==> inputs of garnet <==
Design breakout, start of the top module:
module breakout(
    input  clk,
    input  rst,
    input  rota,
    input  rotb,
    input  de,
    output red,
    output green,
    output blue,
    output hsync,
    output vsync
    );
wire [9:0] xpos;
wire [9:0] ypos;
signal_generator signal_generator_inst(clk, rst, hsync, vsync, xpos, ypos);
game game_inst(clk, rst, xpos, ypos, ~rota, ~rotb, ~de, red, green, blue);
endmodule
Settings: LEC_CHECK=0, ABC_AREA=0, CAP_MARGIN=20, CORE_MARGIN=2, CORE_UTILIZATION=72, CTS_CLUSTER_DIAMETER=99, GPL_ROUTABILITY_DRIVEN=1, GPL_TIMING_DRIVEN=1, PLACE_DENSITY_LB_ADDON=0.0, SETUP_SLACK_MARGIN=1.98, SLEW_MARGIN=25; clock period 7.37 ns.
run.sh (not shown) runs the stock make flow with config.mk's settings and CLKGATE_MAP_FILE=.
==> inputs of lagoon, as changes to garnet <==
- ABC_AREA: 0 -> 1
- CAP_MARGIN: 20 -> 5
- CORE_ASPECT_RATIO: default -> 0.83
- CTS_CLUSTER_DIAMETER: 99 -> 90
- CTS_CLUSTER_SIZE: default -> 72
- GPL_ROUTABILITY_DRIVEN: 1 -> 0
- GPL_TIMING_DRIVEN: 1 -> default
- HOLD_SLACK_MARGIN: default -> 0.28
- MAX_ROUTING_LAYER: default -> met4
- PLACE_DENSITY_LB_ADDON: 0.0 -> 0.01
- SETUP_SLACK_MARGIN: 1.98 -> 2.18
- SLEW_MARGIN: 25 -> 20
==> inputs of violet, as changes to garnet <==
- ABC_AREA: 0 -> 1
- CORE_UTILIZATION: 72 -> 70
- CTS_CLUSTER_DIAMETER: 99 -> default
- CTS_CLUSTER_SIZE: default -> 16
- GPL_ROUTABILITY_DRIVEN: 1 -> default
- GPL_TIMING_DRIVEN: 1 -> default
- PLACE_DENSITY_LB_ADDON: 0.0 -> 0.16
- SETUP_SLACK_MARGIN: 1.98 -> 1.95
- SLEW_MARGIN: 25 -> 20
==> inputs of willow, as changes to garnet <==
- ABC_AREA: 0 -> 1
- CTS_CLUSTER_SIZE: default -> 92
- PLACE_DENSITY: default -> 0.64
- PLACE_DENSITY_LB_ADDON: 0.0 -> default
- SETUP_SLACK_MARGIN: 1.98 -> 1.96
==> notes <==
- garnet passed the timing, DRC and antenna checks. willow finished clean. lagoon went through all stages and came out clean. violet passed the timing, DRC and antenna checks.
- Of willow and violet, violet has the higher sequential share of layout area (gap 0.17 points).
- The highest first-iteration DRC count belongs to lagoon, the lowest to garnet.
- Between garnet and violet, the lower routed wire length is in garnet (gap 10%, measured against violet).
- Of garnet and willow, garnet has the higher hold slack (gap 0.0014 ns).
- Between violet and garnet, the lower cell count is in garnet (gap about 37%, measured against garnet).
- Clock power: garnet > willow > lagoon > violet.

---

==> run B: inputs <==
Starting RTL as in the previous note.
clock: 40.0 ns
lec_check: 0
cap_margin: 20
core_aspect_ratio: 0.5
core_margin: 2
core_utilization: 56
cts_cluster_diameter: 391
cts_cluster_size: 98
place_density: 0.35
slew_margin: 35
tns_end_percent: 10
==> inputs of run M, as changes to run B <==
==> flow/config.mk (replaced) <==
export PLATFORM = sky130hd
export DESIGN_NAME = breakout
export DESIGN_NICKNAME = breakout
export VERILOG_FILES = /design/flow/design.v
export SDC_FILE = /design/flow/constraint.sdc
export NUM_CORES = 4
export LEC_CHECK = 0
export ABC_AREA = 1
export CAP_MARGIN = 20
export CELL_PAD_IN_SITES_DETAIL_PLACEMENT = 2
export CELL_PAD_IN_SITES_GLOBAL_PLACEMENT = 1
export CORE_MARGIN = 5
export CORE_UTILIZATION = 40
export HOLD_SLACK_MARGIN = 0.28
export SLEW_MARGIN = 20
==> inputs of run R, as changes to run B <==
==> flow/config.mk (replaced) <==
export PLATFORM = sky130hd
export DESIGN_NAME = breakout
export DESIGN_NICKNAME = breakout
export VERILOG_FILES = /design/flow/design.v
export SDC_FILE = /design/flow/constraint.sdc
export NUM_CORES = 4
export LEC_CHECK = 0
export ABC_AREA = 1
export CAP_MARGIN = 30
export CORE_MARGIN = 2
export CORE_UTILIZATION = 68
export HOLD_SLACK_MARGIN = 0.3
export SLEW_MARGIN = 20
==> flow/constraint.sdc (replaced) <==
create_clock -name core_clock -period 21.8 [get_ports {clk}]
set_input_delay 4.3600 -clock core_clock [delete_from_list [all_inputs] [get_ports {clk}]]
set_output_delay 4.3600 -clock core_clock [all_outputs]
set_load 0.01 [all_outputs]
==> summary of the runs <==
Run B went through all stages and came out clean. Run M finished clean. Run R finished clean.
Utilization: run R is higher than run B (12 points).
Against run B, the routed wire length of run M is larger by about 50%.
Between run B and run M, the lower synthesized area is in run B (gap about 11%, measured against run M).
The highest first-iteration DRC count belongs to run B, the lowest to run M.
Against run B, the power of run R is larger by 91%.
In run M the global-route usage is lower than in run B, by 3.7 points.
Clock skew: run B < run M < run R.
Against run B, the cell count of run R is larger by 31%.
The highest combinational power belongs to run R, the lowest to run B.
Register-to-register slack: run B > run M > run R.
==> figures <==
|  | run M | run R | run B |
|---|---|---|---|
| Outcome | finished clean | finished clean | finished clean |
| Cell count after synthesis | 1843 | 1843 | 1324 |
| Fraction of the cycle the final worst path needs | 0.308 | 0.389 | 0.331 |
| Required time at the endpoint of the critical path | 32.00 ns | 17.44 ns | 32.00 ns |
| Sequential power share | 0.489 | 0.473 | 0.492 |
| Cells on worst reg2reg path | 11 | 16 | 14 |
| Final routed wire length divided by cell count | 20.1 µm | 16.3 µm | 19.2 µm |
| Instance count after placement with tap cells included | 2207 | 2042 | 1550 |
| Number of buffers other than clock buffers in the final layout | 18 | 20 | 22 |
| Ratio of total power to cell area | 28.6 mW/mm² | 54.7 mW/mm² | 31.7 mW/mm² |
| Global-route wire length before repair | 73.1 mm | 56.6 mm | 47.9 mm |
| Part of the total power dissipated in the clock network | 0.434 | 0.456 | 0.449 |
| Relative area of clock buffers and inverters in the final design | 0.0408 | 0.0480 | 0.0484 |
| Area share, top type | 0.298 | 0.298 | 0.337 |
| Sequential cell area fraction in the yosys report | 0.298 | 0.298 | 0.337 |
| Area of combinational cells with multiple inputs | 0.00767 mm² | 0.00767 mm² | 0.00694 mm² |
| Total leakage power | 0.00586 µW | 0.00590 µW | 0.00439 µW |
| Post-synthesis compound-gate area fraction | 0.134 | 0.134 | 0.215 |
| Number of gates on the worst path with buffers counted | 17 | 17 | 19 |
| Unique masters post-synth | 56 | 56 | 77 |
| Register fraction of the total cell area | 0.279 | 0.281 | 0.311 |
| Final non-filler cell area | 0.0134 mm² | 0.0133 mm² | 0.0120 mm² |

---

==> inputs of v33 <==
breakout again, from the RTL that the note above started with.
make LEC_CHECK=0 ABC_AREA=1 CAP_MARGIN=30 CORE_MARGIN=2 CORE_UTILIZATION=68 CTS_CLUSTER_DIAMETER=258 CTS_CLUSTER_SIZE=41 HOLD_SLACK_MARGIN=0.3 SETUP_SLACK_MARGIN=-1.27 SLEW_MARGIN=20 finish   # period 16.3 ns
==> v9 (differences from v33) <==
==> flow/config.mk (replaced) <==
export PLATFORM = sky130hd
export DESIGN_NAME = breakout
export DESIGN_NICKNAME = breakout
export VERILOG_FILES = /design/flow/design.v
export SDC_FILE = /design/flow/constraint.sdc
export NUM_CORES = 4
export LEC_CHECK = 0
export CAP_MARGIN = 20
export CORE_MARGIN = 2
export CORE_UTILIZATION = 24
export SLEW_MARGIN = 20
==> flow/constraint.sdc (replaced) <==
create_clock -name core_clock -period 57.6 [get_ports {clk}]
set_input_delay 11.5200 -clock core_clock [delete_from_list [all_inputs] [get_ports {clk}]]
set_output_delay 11.5200 -clock core_clock [all_outputs]
set_load 0.01 [all_outputs]
==> summary of the runs <==
- Hold slack: v33 is better than v9 (0.0092 ns).
- Worst setup slack: v33 is lower than v9 (32 ns).
- Against v9, the core utilization of v33 is higher by 47 points.
- Design area: v9 is smaller than v33 (6.5%).

---

==> inputs of job 5042 <==
breakout again, from the RTL that the note above started with.
Design breakout, start of the top module:
module breakout(
    input  clk,
    input  rst,
    input  rota,
    input  rotb,
    input  de,
    output red,
    output green,
    output blue,
    output hsync,
    output vsync
    );
clock: 7.37 ns
lec_check: 0
abc_area: 1
cap_margin: 40
core_aspect_ratio: 1.32
core_margin: 2
core_utilization: 72
cts_cluster_size: 10
hold_slack_margin: 0.28
place_density: 0.4
setup_slack_margin: 2.08
slew_margin: 40
==> inputs of job 3344, as changes to job 5042 <==
==> flow/config.mk (replaced) <==
export PLATFORM = sky130hd
export DESIGN_NAME = breakout
export DESIGN_NICKNAME = breakout
export VERILOG_FILES = /design/flow/design.v
export SDC_FILE = /design/flow/constraint.sdc
export NUM_CORES = 4
export LEC_CHECK = 0
export ABC_AREA = 0
export CAP_MARGIN = 20
export CORE_MARGIN = 2
export CORE_UTILIZATION = 72
export CTS_CLUSTER_DIAMETER = 99
export GPL_ROUTABILITY_DRIVEN = 0
export GPL_TIMING_DRIVEN = 1
export PLACE_DENSITY_LB_ADDON = 0.0
export SETUP_SLACK_MARGIN = 2.19
export SLEW_MARGIN = 10
==> inputs of job 4227, as changes to job 5042 <==
==> flow/config.mk (replaced) <==
export PLATFORM = sky130hd
export DESIGN_NAME = breakout
export DESIGN_NICKNAME = breakout
export VERILOG_FILES = /design/flow/design.v
export SDC_FILE = /design/flow/constraint.sdc
export NUM_CORES = 4
export LEC_CHECK = 0
export ABC_AREA = 1
export CAP_MARGIN = 20
export CORE_MARGIN = 2
export CORE_UTILIZATION = 66
export SETUP_SLACK_MARGIN = 1.95
export SLEW_MARGIN = 20
==> comparison <==
Job 4227 ran to the end with no violations. Job 3344 finished with timing, DRC and antenna clean. Job 5042 completed without violations. Against job 4227, the clock power of job 5042 is larger by 2.8%. Register-to-register slack, lowest first: job 4227, job 3344, job 5042. In cell count, job 5042 and job 4227 hardly differ. Combinational power: job 5042 is higher than job 4227 (about 6%). Against job 5042, the synthesized cell count of job 3344 is smaller by 28%. Synthesized area is the same in job 5042 and job 4227. The highest die area belongs to job 4227, the lowest to job 3344.

---

==> ember <==
Starting RTL as in the previous note.
Settings: LEC_CHECK=0, CAP_MARGIN=20, CORE_ASPECT_RATIO=1.99, CORE_MARGIN=2, CORE_UTILIZATION=56, CTS_CLUSTER_DIAMETER=391, CTS_CLUSTER_SIZE=48, PLACE_DENSITY=0.35, SETUP_SLACK_MARGIN=4.79, SLEW_MARGIN=0, TNS_END_PERCENT=40; clock period 40.0 ns.
==> xenon (differences from ember) <==
==> flow/config.mk (replaced) <==
export PLATFORM = sky130hd
export DESIGN_NAME = breakout
export DESIGN_NICKNAME = breakout
export VERILOG_FILES = /design/flow/design.v
export SDC_FILE = /design/flow/constraint.sdc
export NUM_CORES = 4
export LEC_CHECK = 0
export ABC_AREA = 1
export CAP_MARGIN = 20
export CORE_MARGIN = 2
export CORE_UTILIZATION = 72
export CTS_CLUSTER_SIZE = 10
export SETUP_SLACK_MARGIN = 1.78
export SLEW_MARGIN = 20
==> flow/constraint.sdc (replaced) <==
create_clock -name core_clock -period 5.97 [get_ports {clk}]
set_input_delay 1.1940 -clock core_clock [delete_from_list [all_inputs] [get_ports {clk}]]
set_output_delay 1.1940 -clock core_clock [all_outputs]
set_load 0.01 [all_outputs]
==> comparison <==
Between ember and xenon, the lower via count is in ember (gap about 24%, measured against xenon).
Between ember and xenon, the lower worst setup slack is in xenon (gap 26 ns).
Between xenon and ember, the lower clock skew is in ember (gap 0.0021 ns).
Between ember and xenon, the lower global-route usage is in ember (gap 7.5 points).
In ember the sequential share of layout area is higher than in xenon, by 3.4 points.
Non-clock buffer count: ember is lower than xenon (12).
Of ember and xenon, xenon has the higher hold slack (gap 0.0068 ns).
Sequential power: ember is smaller than xenon (85%).
Between xenon and ember, the lower register-to-register slack is in xenon (gap 34 ns).
Between xenon and ember, the lower die area is in xenon (gap 12%, measured against ember).
==> figures <==
                                                                          xenon                    ember
Run status                                                complete, no violations  complete, no violations
Power attributed to sequential cells                                      1.25 mW                   187 uW
Syn Std Cell Area                                                     12500 sq um              11100 sq um
Chip area from the yosys synthesis statistics                         12500 sq um              11100 sq um
Switching component of the power                                           756 uW                  90.7 uW
Layout clock buffer count                                                      17                       22
CP required                                                               4.78 ns                 32.00 ns
Clock-pin slew on the worst setup and hold paths                          0.08 ns                  0.07 ns
Combinational power share                                                    7.5%                     6.0%
Mux share                                                                      0%                   0.543%
Area share of and-or/or-and cells after synthesis                           13.4%                    21.5%
Count of cells along the worst register-to-register path                       18                       14
Wire length of the first global-routing pass                             57600 um                 51400 um
Data-path buffer share of cell area in the final layout                     2.36%                    2.04%
Netlist cell types                                                             56                       77
Clock Power Share                                                           45.0%                    44.4%
Number of global-route vias before repair                                   12100                     9939
Signal arrival time at the worst endpoint                                 3.15 ns                  4.85 ns
Cell count along the critical path                                             17                       19
Cell Int Power                                                            1.88 mW                   286 uW
Total wirelength of the detailed-routed design                           35800 um                 31800 um
No activity file was given, so power comes from the tool's default toggle rates.
